Design AHB2CAN_top, start of the top module:
module AHB2CAN_top
(
	input logic HCLK, HRESETn, HWRITE, HSEL,
	input logic [31:0] HADDR, HWDATA,
	input logic [1:0] HTRANS,
	input logic [2:0] HBURST, HSIZE,
	output logic [31:0] HRDATA,
	output logic HRESP, HREADYOUT,
	input logic rx_data,
	output logic tx_data
);
Size: roughly 2800 cells after synthesis, ~750 flip-flops.
make LEC_CHECK=0 CAP_MARGIN=20 CORE_MARGIN=2 CORE_UTILIZATION=72 CTS_CLUSTER_SIZE=39 PLACE_DENSITY_LB_ADDON=0.27 SLEW_MARGIN=20 finish   # period 5.46 ns
run.sh (not shown) runs the stock make flow with config.mk's settings and CLKGATE_MAP_FILE=.
The starting point ran to the end with no violations.
Change:
Settings changed: CORE_UTILIZATION 72 to 40, CTS_CLUSTER_SIZE 39 to default, PLACE_DENSITY_LB_ADDON 0.27 to default.
Clock period 5.46 ns to 10.0 ns, I/O delays scaled along.
Outcome:
- The new run produced a clean layout
- core utilization went down by 35 points
- total power shrinks by 45%
- clock-buffer cell count climbs by 7
- critical path depth stays the same
- synthesized cell count does not change
- cell area rose by 1.7%
- worst setup slack improves by 1.0 ns
- routed wire length came out higher by 1.7%
Change:
Settings changed: CORE_UTILIZATION 40 to 61.
Clock period 10.0 ns to 4.95 ns, I/O delays scaled along.
Outcome: Die area fell by 34%; core utilization is higher by 24 points; cell area came out lower by 0.35%.
Change:
Settings changed: CORE_UTILIZATION 61 to 72, PLACE_DENSITY from default to 0.66, SETUP_SLACK_MARGIN from default to 0.72.
Result:
- sequential share of layout area shrinks by 0.44 points
- wire length grows by about 0.4%
- final area is higher by 1.0%


Starting RTL as in the previous note.
// AHB2CAN_top
module AHB2CAN_top
(
	input logic HCLK, HRESETn, HWRITE, HSEL,
	input logic [31:0] HADDR, HWDATA,
	input logic [1:0] HTRANS,
	input logic [2:0] HBURST, HSIZE,
	output logic [31:0] HRDATA,
	output logic HRESP, HREADYOUT,
	input logic rx_data,
	output logic tx_data
);
reg [31:0] sensor_data;
reg [15:0] address, command_data;
reg slave_wait, renable, wenable;
reg [2:0] data_size, burst_size;
reg sensor_fifo_full, sensor_fifo_empty, sensor_read, sensor_write, command_fifo_full, command_fifo_empty, command_read, command_write;
reg [31:0] command_rdata, sensor_rdata, command_wdata, sensor_wdata;
reg read_fifo, write_fifo;
reg [31:0] CAN_rx_data, CAN_tx_data;
AHB_Slave AHBS (.HCLK(HCLK), 
		.HRESETn(HRESETn), 
		.HWRITE(HWRITE),
		.HSEL(HSEL),
		.HADDR(HADDR),
		.HWDATA(HWDATA),
		.HTRANS(HTRANS),
		.HBURST(HBURST),
		.HSIZE(HSIZE),
		.HRDATA(HRDATA),
		.HRESP(HRESP),
		.HREADYOUT(HREADYOUT),
		.sensor_data(sensor_data),
		.address(address),
		.command_data(command_data),
		.slave_wait(slave_wait),
		.renable(renable),
		.wenable(wenable),
		.data_size(data_size),
		.burst_size(burst_size)
);
Control_Unit CU(.clk(HCLK),
		.n_rst(HRESETn),
		.command_data(command_data),
		.address(address),
		.renable(renable),
		.wenable(wenable),
		.data_size(data_size),
		.burst_size(burst_size),
		.sensor_data(sensor_data),
		.slave_wait(slave_wait),
		.sensor_fifo_full(sensor_fifo_full),
		.sensor_fifo_empty(sensor_fifo_empty),
		.command_fifo_full(command_fifo_full),
		.command_fifo_empty(command_fifo_empty),
		.sensor_read(sensor_read),
		.sensor_write(sensor_write),
		.command_read(command_read),
		.command_write(command_write),
		.command_rdata(command_rdata),
		.command_wdata(command_wdata),
		.sensor_rdata(sensor_rdata),
		.sensor_wdata(sensor_wdata),
		.rx_data(CAN_rx_data),
		.read_fifo(read_fifo),
		.write_fifo(write_fifo),
		.tx_data(CAN_tx_data)
);
Sensor_FIFO_storage SFIFO      (.write_clk(HCLK),
				.read_clk(HCLK),
				.n_rst(HRESETn),
  ...
export LEC_CHECK = 0
export ABC_AREA = 1
export CAP_MARGIN = 20
export CELL_PAD_IN_SITES_DETAIL_PLACEMENT = 2
export CELL_PAD_IN_SITES_GLOBAL_PLACEMENT = 0
export CORE_MARGIN = 3
export CORE_UTILIZATION = 50
export CTS_CLUSTER_SIZE = 71
export HOLD_SLACK_MARGIN = 0.18
export MAX_ROUTING_LAYER = met4
export MIN_ROUTING_LAYER = met2
export PLACE_DENSITY_LB_ADDON = 0.14
export SLEW_MARGIN = 20
create_clock -name core_clock -period 7.18 [get_ports {HCLK}]
The starting point never finished: it broke off in detailed placement (3_5_place_dp) on DPL-0033.
Then changed:
Settings changed: ABC_AREA 1 to default, CELL_PAD_IN_SITES_DETAIL_PLACEMENT 2 to default, CELL_PAD_IN_SITES_GLOBAL_PLACEMENT 0 to default, CORE_MARGIN 3 to 2, CORE_UTILIZATION 50 to 10, CTS_CLUSTER_SIZE 71 to default, HOLD_SLACK_MARGIN 0.18 to default, MAX_ROUTING_LAYER met4 to default, MIN_ROUTING_LAYER met2 to default, PLACE_DENSITY_LB_ADDON 0.14 to default.
Clock period 7.18 ns to 15.3 ns, I/O delays scaled along.
Outcome:
- With this change the flow finished clean
- die size climbs to 3.6 times its value
- area after synthesis drops by 27%
- synthesized cell count drops by 58%
Then changed:
Settings changed: CORE_UTILIZATION 10 to 40, SETUP_SLACK_MARGIN from default to -0.07.
Clock period 15.3 ns to 8.89 ns, I/O delays scaled along.
=> The changed run passed the timing, design-rule and antenna checks; utilization went up by 34 points; die area came out lower by 75%; total power went up by about 80%.
Then changed:
Settings changed: CORE_UTILIZATION 40 to 66, SETUP_SLACK_MARGIN -0.07 to default.
Clock period 8.89 ns to 3.19 ns, I/O delays scaled along.
This time the run produced a layout that fails on setup timing.
Worst hold slack hardly moves.
Core utilization went up by 33 points.
Wire length came out higher slightly.
Sequential cell count stays the same.
Critical path depth is unchanged.
Clock-buffer cell count falls by 3.
Design area came out higher by a few percent.


Starting RTL as in the previous note.
==> flow/design.v (excerpt) <==
module AHB2CAN_top
(
	input logic HCLK, HRESETn, HWRITE, HSEL,
	input logic [31:0] HADDR, HWDATA,
	input logic [1:0] HTRANS,
	input logic [2:0] HBURST, HSIZE,
	output logic [31:0] HRDATA,
	output logic HRESP, HREADYOUT,
	input logic rx_data,
	output logic tx_data
);
Settings: LEC_CHECK=0, CAP_MARGIN=10, CORE_ASPECT_RATIO=1.86, CORE_MARGIN=2, CORE_UTILIZATION=38, CTS_CLUSTER_SIZE=66, MAX_ROUTING_LAYER=met5, MIN_ROUTING_LAYER=met1, PLACE_DENSITY_LB_ADDON=0.11, SETUP_SLACK_MARGIN=1.17, SLEW_MARGIN=20; clock period 8.5 ns.
Edit:
CAP_MARGIN = 20   (was 10)
CORE_ASPECT_RATIO = not set   (was 1.86)
CORE_UTILIZATION = 72   (was 38)
CTS_CLUSTER_SIZE = not set   (was 66)
MAX_ROUTING_LAYER = not set   (was met5)
MIN_ROUTING_LAYER = not set   (was met1)
PLACE_DENSITY_LB_ADDON = not set   (was 0.11)
SETUP_SLACK_MARGIN = 0.46   (was 1.17)
clock period = 1.72 ns   (was 8.5 ns; I/O delays follow)
This time the run stopped in global routing (5_1_grt), error GRT-0232. Die area fell by 47%. Area after synthesis does not change. Synthesized cell count does not change.
Edit:
SETUP_SLACK_MARGIN = not set   (was 0.46)
clock period = 8.89 ns   (was 1.72 ns; I/O delays follow)
=>
- With this change the flow finished clean
- die area stays the same
- synthesized cell count is unchanged
- synthesized area does not change
Edit:
CORE_UTILIZATION = 61   (was 72)
clock period = 4.94 ns   (was 8.89 ns; I/O delays follow)
Result:
- total power rose by 85%
- via count fell by 1.0%
- wire length rose by 2.5%
- worst setup slack loses 0.68 ns
- utilization fell by 11 points
- non-clock buffer count rose by 26
- cell area rose by 1.8%
- synthesized cell count is unchanged
- register-to-register slack loses 1.1 ns


== exp/willow ==
Starting RTL as in the previous note.
Settings: LEC_CHECK=0, ABC_AREA=1, CAP_MARGIN=20, CELL_PAD_IN_SITES_GLOBAL_PLACEMENT=2, CORE_MARGIN=2, CORE_UTILIZATION=19, CTS_CLUSTER_SIZE=44, GPL_ROUTABILITY_DRIVEN=1, SETUP_SLACK_MARGIN=-0.6, SLEW_MARGIN=15, TNS_END_PERCENT=75; clock period 7.31 ns.
What exp/xenon does differently from exp/willow at the input level:
- SETUP_SLACK_MARGIN no longer set, was -0.6
- CORE_UTILIZATION now 66, was 19
- GPL_ROUTABILITY_DRIVEN no longer set, was 1
- ABC_AREA no longer set, was 1
- CELL_PAD_IN_SITES_GLOBAL_PLACEMENT no longer set, was 2
- SLEW_MARGIN now 20, was 15
- TNS_END_PERCENT no longer set, was 75
- CTS_CLUSTER_SIZE now 39, was 44
- the clock period (ns, I/O delays scaled along) now 6.53, was 7.31
Findings:
Compared exp/xenon vs exp/willow, and last weighted congestion value of the routability-driven placer is up in exp/xenon.
The post-synth design cell area of exp/xenon was superior to that of exp/willow.
Relative to exp/willow, final core utilization increased by 53 points in exp/xenon.
In the floorplan summary, exp/xenon is listed with a die area less than that of exp/willow.
Of exp/xenon and exp/willow, it is exp/xenon that has the lower clock buffer count.
The wire length number comes out higher for exp/willow vs exp/xenon.
The final reports for exp/xenon and exp/willow show area fraction in mux cells higher in the former.
Inputs modified between exp/xenon and exp/maple:
- CTS_CLUSTER_SIZE: 39 -> unset
- CORE_UTILIZATION: 66 -> 40
- the clock period (ns, I/O delays scaled along): 6.53 -> 8.89
### Flow results
| total global-route track usage | exp/maple vs exp/xenon | 12 points lower |. Final worst slack in exp/maple is 630 ps higher than in exp/xenon. When exp/maple is measured against exp/xenon, its arrival time at the worst endpoint turns out 1260 ps higher. The site row count number comes out lower for exp/xenon vs exp/maple. Highest cell delay on the worst timing path: exp/maple higher than exp/xenon. Between exp/xenon and exp/maple, proportion of power drawn by flip-flops and latches is higher for exp/xenon, exp/maple comes in under that. Lower placed instance count among exp/xenon and exp/maple: exp/xenon. Total power of exp/maple is lower than that of exp/xenon. In exp/maple, core footprint is higher than in exp/xenon.
For exp/raven, these inputs were changed with respect to exp/maple:
- PLACE_DENSITY newly set to 0.39
- CORE_UTILIZATION changed from 40 to 72
- the clock period (ns, I/O delays scaled along) changed from 8.89 to 4.94
==> results <==
Compared exp/raven against exp/maple; area used by sequential logic in the layout within noise.
Global-route usage in exp/raven is 16 points higher than in exp/maple
The worst-margin pin slew in exp/raven sits 21 ps below the value recorded for exp/maple.
exp/raven consumes more power than exp/maple does.
Diff exp/maple and exp/raven: global-route wire length before repair lower in exp/raven
exp/raven: full flow OK, the timing, design-rule and antenna checks passed
exp/raven has initial standard-cell utilization of the core above what exp/maple had.
Compare exp/maple and exp/raven | power drawn by the clock network higher: exp/raven
[exp/raven] clock-cell share of area fell 1.3 points relative to exp/maple
Power and IR drop assume default switching activity.
